==> job 772: inputs <==
==> flow/design.v <==
module datapath (
    part,
    clock,
    value,
    positive,
    reset,
    counter,
    result
);
    input part;
    input clock;
    input [15:0] value;
    input positive;
    input reset;
    output [15:0] counter;
    output [15:0] result;
    wire [15:0] _65 = 16'b0000000000000000;
    wire [15:0] _64 = 16'b0000000000000000;
    wire _102;
    wire _100;
    wire _101;
    wire _103;
    wire [15:0] _104;
    wire _96;
    wire _92;
    wire _93;
    wire _90;
    wire _91;
    wire _94;
    wire _95;
    wire _97;
    wire [15:0] _98;
    wire _86;
    wire _84;
    wire _81;
    wire _82;
    wire _79;
    wire _80;
    wire _83;
    wire _85;
    wire _87;
    wire [15:0] _88;
    wire [41:0] _73 = 42'b000000000000000000000010100011110101110001;
    wire [25:0] _71 = 26'b00000000000000000000000000;
    wire [41:0] _72;
    wire [83:0] _74;
    wire [57:0] _75;
    wire [25:0] _70 = 26'b00000000000000000000000000;
    wire [83:0] _76;
    wire [15:0] _77;
    wire [15:0] _78;
    wire [15:0] _89;
    wire [15:0] _99;
    wire [15:0] _105;
    wire [15:0] _67 = 16'b0000000000000001;
    wire [15:0] _68;
    wire [15:0] _62 = 16'b0000000000000000;
    wire [15:0] _58 = 16'b0000000001100100;
    wire [41:0] _53 = 42'b000000000000000000000010100011110101110001;
    wire [25:0] _51 = 26'b00000000000000000000000000;
    wire [41:0] _52;
    wire [83:0] _54;
    wire [57:0] _55;
    wire [25:0] _50 = 26'b00000000000000000000000000;
    wire [83:0] _56;
    wire [15:0] _57;
    wire [31:0] _59;
    wire [15:0] _60;
    wire [15:0] _48 = 16'b0000000000110010;
    wire [15:0] _44 = 16'b0000000001100100;
    wire [41:0] _39 = 42'b000000000000000000000010100011110101110001;
    wire [25:0] _37 = 26'b00000000000000000000000000;
    wire [41:0] _38;
    wire [83:0] _40;
    wire [57:0] _41;
    wire [25:0] _36 = 26'b00000000000000000000000000;
    wire [83:0] _42;
    wire [15:0] _43;
    wire [31:0] _45;
    wire [15:0] _46;
    wire [15:0] _34;
    wire [15:0] _29 = 16'b0000000001100100;
    wire [41:0] _24 = 42'b000000000000000000000010100011110101110001;
    wire [25:0] _22 = 26'b00000000000000000000000000;
    wire [41:0] _23;
    wire [83:0] _25;
    wire [57:0] _26;
    wire [25:0] _21 = 26'b00000000000000000000000000;
    wire [83:0] _27;
    wire [15:0] _28;
    wire [31:0] _30;
    wire [15:0] _31;
    wire [15:0] _32;
    wire [15:0] _19 = 16'b0000000001100100;
    wire [15:0] _20;
    wire [15:0] _33;
    wire [15:0] _35;
    wire [15:0] _47;
    wire [15:0] _49;
    wire [15:0] _61;
    wire _63;
    wire [15:0] _69;
    wire _2;
    wire [15:0] _106;
    wire [15:0] _107;
    wire [15:0] _3;
    reg [15:0] _66;
    wire vdd = 1'b1;
    wire [15:0] _16 = 16'b0000000000000000;
    wire [15:0] _15 = 16'b0000000000000000;
    wire _6;
    wire [15:0] _137 = 16'b0000000000110010;
    wire [15:0] _133 = 16'b0000000001100100;
    wire [41:0] _128 = 42'b000000000000000000000010100011110101110001;
    wire [25:0] _126 = 26'b00000000000000000000000000;
    wire [41:0] _127;
    wire [83:0] _129;
    wire [57:0] _130;
    wire [25:0] _125 = 26'b00000000000000000000000000;
    wire [83:0] _131;
    wire [15:0] _132;
    wire [31:0] _134;
    wire [15:0] _135;
    wire [15:0] _123;
    wire [15:0] _118 = 16'b0000000001100100;
    wire [41:0] _113 = 42'b000000000000000000000010100011110101110001;
    wire [25:0] _111 = 26'b00000000000000000000000000;
    wire [41:0] _112;
    wire [83:0] _114;
    wire [57:0] _115;
    wire [25:0] _110 = 26'b00000000000000000000000000;
    wire [83:0] _116;
    wire [15:0] _117;
    wire [31:0] _119;
    wire [15:0] _120;
    wire [15:0] _8;
    wire [15:0] _121;
    wire [15:0] _108 = 16'b0000000001100100;
    wire [15:0] _109;
    wire [15:0] _122;
    wire _10;
    wire [15:0] _124;
    wire [15:0] _136;
    wire _12;
    wire [15:0] _138;
    wire [15:0] _13;
    reg [15:0] _18;
    assign _102 = _49 == _62;
    assign _100 = _18 == _62;
    assign _101 = ~ _100;
    assign _103 = _101 & _102;
    assign _104 = _103 ? _67 : _62;
    assign _96 = _49 < _18;
    assign _92 = _49 == _62;
    assign _93 = ~ _92;
    assign _90 = _18 == _62;
    assign _91 = ~ _90;
    assign _94 = _91 & _93;
    assign _95 = _94 & _10;
    assign _97 = _95 & _96;
    assign _98 = _97 ? _67 : _62;
    assign _86 = _18 < _49;
    assign _84 = ~ _10;
    assign _81 = _49 == _62;
    assign _82 = ~ _81;
    assign _79 = _18 == _62;
    assign _80 = ~ _79;
    assign _83 = _80 & _82;
    assign _85 = _83 & _84;
    assign _87 = _85 & _86;
    assign _88 = _87 ? _67 : _62;
    assign _72 = { _71, _8 };
    assign _74 = _72 * _73;
    assign _75 = _74[83:26];
    assign _76 = { _70, _75 };
    assign _77 = _76[15:0];
    assign _78 = _66 + _77;
    assign _89 = _78 + _88;
    assign _99 = _89 + _98;
    assign _105 = _99 + _104;
    assign _68 = _66 + _67;
    assign _52 = { _51, _49 };
    assign _54 = _52 * _53;
    assign _55 = _54[83:26];
    assign _56 = { _50, _55 };
    assign _57 = _56[15:0];
    assign _59 = _57 * _58;
    assign _60 = _59[15:0];
    assign _38 = { _37, _35 };
    assign _40 = _38 * _39;
    assign _41 = _40[83:26];
    assign _42 = { _36, _41 };
    assign _43 = _42[15:0];
    assign _45 = _43 * _44;
    assign _46 = _45[15:0];
    assign _34 = _18 + _32;
    assign _23 = { _22, _8 };
    assign _25 = _23 * _24;
    assign _26 = _25[83:26];
    assign _27 = { _21, _26 };
    assign _28 = _27[15:0];
    assign _30 = _28 * _29;
    assign _31 = _30[15:0];
    assign _32 = _8 - _31;
    assign _20 = _18 + _19;
    assign _33 = _20 - _32;
    assign _35 = _10 ? _34 : _33;
    assign _47 = _35 - _46;
    assign _49 = _12 ? _48 : _47;
    assign _61 = _49 - _60;
    assign _63 = _61 == _62;
    assign _69 = _63 ? _68 : _66;
    assign _2 = part;
    assign _106 = _2 ? _105 : _69;
    assign _107 = _12 ? _62 : _106;
    assign _3 = _107;
    always @(posedge _6) begin
        _66 <= _3;
    end
    assign _6 = clock;
    assign _127 = { _126, _124 };
    assign _129 = _127 * _128;
    assign _130 = _129[83:26];
    assign _131 = { _125, _130 };
    assign _132 = _131[15:0];
    assign _134 = _132 * _133;
    assign _135 = _134[15:0];
    assign _123 = _18 + _121;
    assign _112 = { _111, _8 };
    assign _114 = _112 * _113;
    assign _115 = _114[83:26];
    assign _116 = { _110, _115 };
    assign _117 = _116[15:0];
    assign _119 = _117 * _118;
    assign _120 = _119[15:0];
    assign _8 = value;
    assign _121 = _8 - _120;
    assign _109 = _18 + _108;
    assign _122 = _109 - _121;
    assign _10 = positive;
    assign _124 = _10 ? _123 : _122;
    assign _136 = _124 - _135;
    assign _12 = reset;
    assign _138 = _12 ? _137 : _136;
    assign _13 = _138;
    always @(posedge _6) begin
        _18 <= _13;
    end
    assign counter = _18;
    assign result = _66;
endmodule
==> flow/run.sh <==
#!/bin/bash
# the make line also repeats each setting of config.mk as NAME=value (left out here)
make -C /OpenROAD-flow-scripts/flow DESIGN_CONFIG=/design/flow/config.mk WORK_HOME=/design/flow/orfs CLKGATE_MAP_FILE= finish
==> flow/config.mk <==
export PLATFORM = sky130hd
export DESIGN_NAME = datapath
export DESIGN_NICKNAME = datapath
export VERILOG_FILES = /design/flow/design.v
export SDC_FILE = /design/flow/constraint.sdc
export NUM_CORES = 4
export LEC_CHECK = 0
export ABC_AREA = 1
export CAP_MARGIN = 5
export CELL_PAD_IN_SITES_DETAIL_PLACEMENT = 1
export CELL_PAD_IN_SITES_GLOBAL_PLACEMENT = 3
export CORE_ASPECT_RATIO = 1.28
export CORE_MARGIN = 6
export CORE_UTILIZATION = 35
export CTS_CLUSTER_DIAMETER = 206
export CTS_CLUSTER_SIZE = 69
export GPL_ROUTABILITY_DRIVEN = 0
export GPL_TIMING_DRIVEN = 0
export MAX_ROUTING_LAYER = met4
export PLACE_DENSITY_LB_ADDON = 0.01
export SETUP_SLACK_MARGIN = 5.0
export SLEW_MARGIN = 10
export TNS_END_PERCENT = 60
==> flow/constraint.sdc <==
create_clock -name core_clock -period 38.5 [get_ports {clock}]
set_input_delay 7.7000 -clock core_clock [delete_from_list [all_inputs] [get_ports {clock}]]
set_output_delay 7.7000 -clock core_clock [all_outputs]
set_load 0.01 [all_outputs]
==> job 2948: changes against job 772 <==
Settings changed: ABC_AREA 1 to default, CAP_MARGIN 5 to 20, CELL_PAD_IN_SITES_DETAIL_PLACEMENT 1 to default, CELL_PAD_IN_SITES_GLOBAL_PLACEMENT 3 to default, CORE_ASPECT_RATIO 1.28 to default, CORE_MARGIN 6 to 8, CORE_UTILIZATION 35 to 48, CTS_CLUSTER_SIZE 69 to 98, HOLD_SLACK_MARGIN from default to -0.09, PLACE_DENSITY from default to 0.38, PLACE_DENSITY_LB_ADDON 0.01 to default, SETUP_SLACK_MARGIN 5.0 to default, TNS_END_PERCENT 60 to 40.
==> job 2957: changes against job 772 <==
Settings changed: CELL_PAD_IN_SITES_DETAIL_PLACEMENT 1 to default, CELL_PAD_IN_SITES_GLOBAL_PLACEMENT 3 to default, CORE_ASPECT_RATIO 1.28 to default, CORE_MARGIN 6 to 2, CORE_UTILIZATION 35 to 71, CTS_CLUSTER_DIAMETER 206 to 224, CTS_CLUSTER_SIZE 69 to 31, GPL_ROUTABILITY_DRIVEN 0 to default, GPL_TIMING_DRIVEN 0 to default, HOLD_SLACK_MARGIN from default to -0.1, PLACE_DENSITY_LB_ADDON 0.01 to default, SLEW_MARGIN 10 to 20, TNS_END_PERCENT 60 to default.
==> flow/constraint.sdc (replaced) <==
create_clock -name core_clock -period 37.2 [get_ports {clock}]
set_input_delay 7.4400 -clock core_clock [delete_from_list [all_inputs] [get_ports {clock}]]
set_output_delay 7.4400 -clock core_clock [all_outputs]
set_load 0.01 [all_outputs]
==> job 9116: changes against job 772 <==
Settings changed: CAP_MARGIN 5 to 20, CELL_PAD_IN_SITES_DETAIL_PLACEMENT 1 to default, CORE_ASPECT_RATIO 1.28 to 1.01, CORE_MARGIN 6 to 8, CORE_UTILIZATION 35 to 56, GPL_ROUTABILITY_DRIVEN 0 to default, HOLD_SLACK_MARGIN from default to 0.21, MAX_ROUTING_LAYER met4 to met5, TNS_END_PERCENT 60 to 90.
==> notes <==
Job 2948 completed with no timing, DRC or antenna violations. Job 2957 completed without violations. Job 9116 failed in 3_1_place_gp_skip_io with FLW-0024. Job 772 passed the timing, design-rule and antenna checks.
Sequential cell count is the same in job 772 and job 2948.
In job 772 the via count is larger than in job 2948, by about 13%.
Of job 2957 and job 772, job 772 has the higher clock skew (gap 2.3 ps).
Wire length: job 772 is larger than job 2957 (about 7%).
Hold slack: job 2948 is worse than job 2957 (1.1 ps).
Of job 2957 and job 2948, job 2957 has the higher synthesized cell count (gap about 17%, measured against job 2948).
The lowest cell count belongs to job 2948, the highest to job 772.
Between job 2948 and job 2957, the lower count of clock-buffer cells in the layout is in job 2948 (gap 1).
==> figures <==
Status: job 9116 stopped before the end; job 2957 no timing/DRC/antenna violations; job 2948 no timing/DRC/antenna violations; job 772 no timing/DRC/antenna violations
Last stage reached: job 9116 3_1_place_gp_skip_io; job 2957 -; job 2948 -; job 772 -
Multi-input logic portion of the cell area: job 9116 -; job 2957 0.790; job 2948 0.799; job 772 0.773
NumNets Final: job 9116 -; job 2957 4060; job 2948 3609; job 772 4045
Clock-cell share of area: job 9116 -; job 2957 0.00522; job 2948 0.00574; job 772 0.00536
Worst setup path category: job 9116 -; job 2957 primary input to flip-flop; job 2948 primary input to flip-flop; job 772 primary input to flip-flop
Chip area: job 9116 49500 µm²; job 2957 35100 µm²; job 2948 54600 µm²; job 772 74700 µm²
Reg-to-reg critical path startpoint: job 9116 -; job 2957 _18[0]; job 2948 _18[2]; job 772 _18[2]
Residual DRC: job 9116 -; job 2957 0; job 2948 0; job 772 0
Core outline area: job 9116 42400 µm²; job 2957 33300 µm²; job 2948 46700 µm²; job 772 66900 µm²
Clk_skew: job 9116 -; job 2957 5.03 ps; job 2948 5.48 ps; job 772 7.31 ps
Aoi share: job 9116 0.0838; job 2957 0.0838; job 2948 0.102; job 772 0.0838
Number of warnings the tools reported: job 9116 -; job 2957 68; job 2948 67; job 772 65
Cell count after synthesis: job 9116 2889; job 2957 2889; job 2948 2472; job 772 2889
Wire length on met3: job 9116 -; job 2957 4.56 mm; job 2948 1.87 mm; job 772 1.23 mm
Total overflow reported by the global router: job 9116 -; job 2957 0; job 2948 0; job 772 0
Final Core Density: job 9116 -; job 2957 0.843; job 2948 0.570; job 772 0.426
Metal1 wirelength: job 9116 -; job 2957 26.7 mm; job 2948 28.0 mm; job 772 30.9 mm
Worst reg2reg path depth: job 9116 -; job 2957 117; job 2948 98; job 772 120
